==> run R: inputs <==
## system_top
module system_top (
    input  wire         clk, 
    input  wire         rst,
    input  wire         rx,
    output wire         tx,
    input  wire         miso,
    output wire         sclk,
    output wire         mosi,
    output wire         cs_n,
    output wire         nrst_pd,
    output wire [4:0]   pwm_servos,  
    input  wire [4:0]   input_ir,
	output wire [4:0] led_busy,
	output wire         led1, led2
);
    wire [31:0] UID;
    wire        card_OK;
    wire [4:0] disp_start;
    wire [3:0] s_count [0:4];   
    wire [4:0] busy_servo;
    wire dispensing_active = |busy_servo;
    assign led2     = dispensing_active;
	assign led_busy = busy_servo;
    rc522 rfid_inst (
        .clk            (clk),
        .rst            (rst),
        .miso           (miso),
        .sclk           (sclk),
        .mosi           (mosi),
        .cs_n           (cs_n),
        .nrst_pd        (nrst_pd),
        .UID            (UID),
        .card_OK        (card_OK)
    );
    wire [3:0] count_A, count_B, count_C, count_D, count_E;
    assign s_count[0] = count_A;
    assign s_count[1] = count_B;
    assign s_count[2] = count_C;
    assign s_count[3] = count_D;
    assign s_count[4] = count_E;
    uart_controller comm_inst(
        .clk            (clk),
        .rst            (rst),
        .rx             (rx),
        .tx             (tx),
        .led1           (led1),
        .UID            (UID),
        .card_OK        (card_OK),
        .ir_status      (input_ir),
        .dispensing_active  (dispensing_active),
        .dispenser_start    (disp_start),
        .count_A        (count_A),
        .count_B        (count_B),
        .count_C        (count_C),
        .count_D        (count_D),
        .count_E        (count_E)
    );
    genvar i;
    generate
        for (i = 1; i < 5; i = i + 1) begin: servo_dispensers
            servo_fsm_unit servo_inst1(
                .clk            (clk),
                .rst            (rst),
                .start_trigger  (disp_start[i]),
                .num_turns      (s_count[i]),
                .pwm_out        (pwm_servos[i]),
                .busy           (busy_servo[i])
            );
        end
    endgenerate
	servo_fsm_unit_anticlockwise servo_inst2(
  ...
Settings: LEC_CHECK=0, ABC_AREA=1, CAP_MARGIN=5, CORE_MARGIN=2, CORE_UTILIZATION=72, CTS_CLUSTER_SIZE=72, HOLD_SLACK_MARGIN=-0.1, SLEW_MARGIN=20; clock period 2.71 ns.
run.sh (not shown) runs the stock make flow with config.mk's settings and CLKGATE_MAP_FILE=.
==> run X (differences from run R) <==
==> flow/config.mk (replaced) <==
export PLATFORM = sky130hd
export DESIGN_NAME = system_top
export DESIGN_NICKNAME = system_top
export VERILOG_FILES = /design/flow/design.v
export SDC_FILE = /design/flow/constraint.sdc
export NUM_CORES = 4
export LEC_CHECK = 0
export CAP_MARGIN = 20
export CELL_PAD_IN_SITES_GLOBAL_PLACEMENT = 1
export CORE_MARGIN = 2
export CORE_UTILIZATION = 40
export CTS_CLUSTER_SIZE = 25
export SLEW_MARGIN = 20
==> flow/constraint.sdc (replaced) <==
create_clock -name core_clock -period 8.0 [get_ports {clk}]
set_input_delay 1.6000 -clock core_clock [delete_from_list [all_inputs] [get_ports {clk}]]
set_output_delay 1.6000 -clock core_clock [all_outputs]
set_load 0.01 [all_outputs]
==> run E (differences from run R) <==
--- a/flow/config.mk
+++ b/flow/config.mk
@@ -10,5 +10,7 @@
 export CORE_MARGIN = 2
 export CORE_UTILIZATION = 72
 export CTS_CLUSTER_SIZE = 72
-export HOLD_SLACK_MARGIN = -0.1
+export HOLD_SLACK_MARGIN = 0.28
+export PLACE_DENSITY_LB_ADDON = 0.01
+export SETUP_SLACK_MARGIN = 0.77
 export SLEW_MARGIN = 20
==> results <==
metric                                                                           run X                           run E                       run R
Outcome                                               no timing/DRC/antenna violations      complete, but fails checks  complete, but fails checks
Reasons for failing layout checks                                                    -                    setup timing                setup timing
WHS Path Cells                                                                       0                               1                           2
Setup Fix Bufs, Post-CTS                                                             0                              49                           7
Number of non-clock buffers in the layout                                           57                             351                         257
Total GRT Usage                                                                  17.1%                           32.2%                       30.3%
Effective utilization at floorplan                                               40.2%                           72.3%                       72.3%
Final Wtd Congestion                                                             0.805                           0.919                       0.935
Crit path DRT                                                                  8400 ps                         3090 ps                     3080 ps
Largest net degree at the start of global routing                                  115                              68                         118
Launch point of the critical path                            comm_inst.rx_fifo.dout[4]  comm_inst.handler.rx_buf[0][2]   comm_inst.rx_fifo.dout[6]
Relative area of non-clock buffer cells in the final design                      1.02%                           6.08%                       4.51%
Area of the core                                                             0.109 mm2                      0.0614 mm2                  0.0614 mm2
Top metal layer carrying routed signals                                           met4                            met5                        met4
Num CTS Buffers                                                                    107                              96                          96
Post-detailed-route via-to-cell ratio                                             5.23                            6.25                        5.88
Pwr per Cell Area                                                           222 mW/mm2                      565 mW/mm2                  599 mW/mm2

---

==> job 1001 <==
system_top again, from the RTL that the note above started with.
==> flow/design.v (excerpt) <==
module system_top (
    input  wire         clk, 
    input  wire         rst,
    input  wire         rx,
    output wire         tx,
    input  wire         miso,
    output wire         sclk,
    output wire         mosi,
    output wire         cs_n,
    output wire         nrst_pd,
    output wire [4:0]   pwm_servos,  
    input  wire [4:0]   input_ir,
	output wire [4:0] led_busy,
	output wire         led1, led2
);
    wire [31:0] UID;
    wire        card_OK;
    wire [4:0] disp_start;
    wire [3:0] s_count [0:4];   
    wire [4:0] busy_servo;
    wire dispensing_active = |busy_servo;
    assign led2     = dispensing_active;
	assign led_busy = busy_servo;
    rc522 rfid_inst (
        .clk            (clk),
        .rst            (rst),
        .miso           (miso),
        .sclk           (sclk),
        .mosi           (mosi),
        .cs_n           (cs_n),
        .nrst_pd        (nrst_pd),
        .UID            (UID),
        .card_OK        (card_OK)
    );
    wire [3:0] count_A, count_B, count_C, count_D, count_E;
    assign s_count[0] = count_A;
    assign s_count[1] = count_B;
    assign s_count[2] = count_C;
    assign s_count[3] = count_D;
    assign s_count[4] = count_E;
    uart_controller comm_inst(
        .clk            (clk),
        .rst            (rst),
        .rx             (rx),
        .tx             (tx),
        .led1           (led1),
        .UID            (UID),
        .card_OK        (card_OK),
        .ir_status      (input_ir),
        .dispensing_active  (dispensing_active),
        .dispenser_start    (disp_start),
        .count_A        (count_A),
        .count_B        (count_B),
        .count_C        (count_C),
        .count_D        (count_D),
        .count_E        (count_E)
    );
    genvar i;
    generate
        for (i = 1; i < 5; i = i + 1) begin: servo_dispensers
            servo_fsm_unit servo_inst1(
                .clk            (clk),
                .rst            (rst),
                .start_trigger  (disp_start[i]),
                .num_turns      (s_count[i]),
                .pwm_out        (pwm_servos[i]),
                .busy           (busy_servo[i])
            );
        end
  ...
Settings: LEC_CHECK=0, ABC_AREA=1, CAP_MARGIN=5, CORE_MARGIN=2, CORE_UTILIZATION=72, CTS_CLUSTER_SIZE=72, HOLD_SLACK_MARGIN=0.29, PLACE_DENSITY=0.63, SLEW_MARGIN=20; clock period 2.67 ns.
==> job 4711: changes against job 1001 <==
ABC_AREA = default   (was 1)
CAP_MARGIN = 20   (was 5)
CORE_UTILIZATION = 40   (was 72)
CTS_CLUSTER_SIZE = default   (was 72)
HOLD_SLACK_MARGIN = default   (was 0.29)
PLACE_DENSITY = default   (was 0.63)
==> flow/constraint.sdc (replaced) <==
create_clock -name core_clock -period 3.2 [get_ports {clk}]
set_input_delay 0.6400 -clock core_clock [delete_from_list [all_inputs] [get_ports {clk}]]
set_output_delay 0.6400 -clock core_clock [all_outputs]
set_load 0.01 [all_outputs]
==> results <==
- Job 4711 went through all stages and came out clean. Job 1001 reached the layout checks and failed them: setup timing.
- In job 4711 the power is lower than in job 1001, by about 16%.
- Against job 4711, the count of clock-buffer cells in the layout of job 1001 is lower by 9.
- Utilization: job 1001 is higher than job 4711 (37 points).
- Flip-flop count is the same in job 1001 and job 4711.
- Wire length: job 1001 is larger than job 4711 (7.1%).
- Of job 1001 and job 4711, job 1001 has the higher sequential power (gap 20%, measured against job 4711).
- In job 4711 the design area is lower than in job 1001, by about 1.3%.

---

==> lagoon: inputs <==
Starting RTL as in the previous note.
Settings: LEC_CHECK=0, CAP_MARGIN=10, CELL_PAD_IN_SITES_DETAIL_PLACEMENT=0, CELL_PAD_IN_SITES_GLOBAL_PLACEMENT=3, CORE_MARGIN=10, CORE_UTILIZATION=65, CTS_CLUSTER_DIAMETER=284, CTS_CLUSTER_SIZE=44, GPL_ROUTABILITY_DRIVEN=1, GPL_TIMING_DRIVEN=0, MAX_ROUTING_LAYER=met4, MIN_ROUTING_LAYER=met2, PLACE_DENSITY_LB_ADDON=0.09, SLEW_MARGIN=20; clock period 3.52 ns.
==> cedar (differences from lagoon) <==
==> flow/config.mk (replaced) <==
export PLATFORM = sky130hd
export DESIGN_NAME = system_top
export DESIGN_NICKNAME = system_top
export VERILOG_FILES = /design/flow/design.v
export SDC_FILE = /design/flow/constraint.sdc
export NUM_CORES = 4
export LEC_CHECK = 0
export CAP_MARGIN = 20
export CORE_MARGIN = 2
export CORE_UTILIZATION = 58
export CTS_CLUSTER_SIZE = 44
export SETUP_SLACK_MARGIN = -0.68
export SLEW_MARGIN = 20
==> flow/constraint.sdc (replaced) <==
create_clock -name core_clock -period 6.87 [get_ports {clk}]
set_input_delay 1.3740 -clock core_clock [delete_from_list [all_inputs] [get_ports {clk}]]
set_output_delay 1.3740 -clock core_clock [all_outputs]
set_load 0.01 [all_outputs]
==> out/metrics.yaml <==
fp-utilization: 0.653
failing_step: "3_1_place_gp_skip_io"
die-width_um: 279
status: "stopped before the end"
core_area_um2: 66900
die_h_um: 279
stop_error: "[ERROR FLW-0024] Place density exceeds 1.0 (current PLACE_DENSITY_LB_ADDON =  0.09). Please check if the value of  PLACE_DENSITY_LB_ADDON is between 0 and 0.99."
[end of results for lagoon]
==> out/metrics.yaml <==
die_h_um: 279
crit_buf_inv: 1
status: "complete, no violations"
ir_worst_vdd_v: 0.000218
topCellsByArea: "edfxtp_1 (33%), dfxtp_1 (23%), ha_1 (4.6%), mux4_2 (4.2%), nor2_1 (4.0%)"
compound_area_frac: 0.0981
r2r-end: "comm_inst.handler.tx_buf[4][6]"
fp-utilization: 0.586
core_area_um2: 74600
dpl_worst_slack_ns: 1.81
[end of results for cedar]
No activity file was given, so power comes from the tool's default toggle rates.
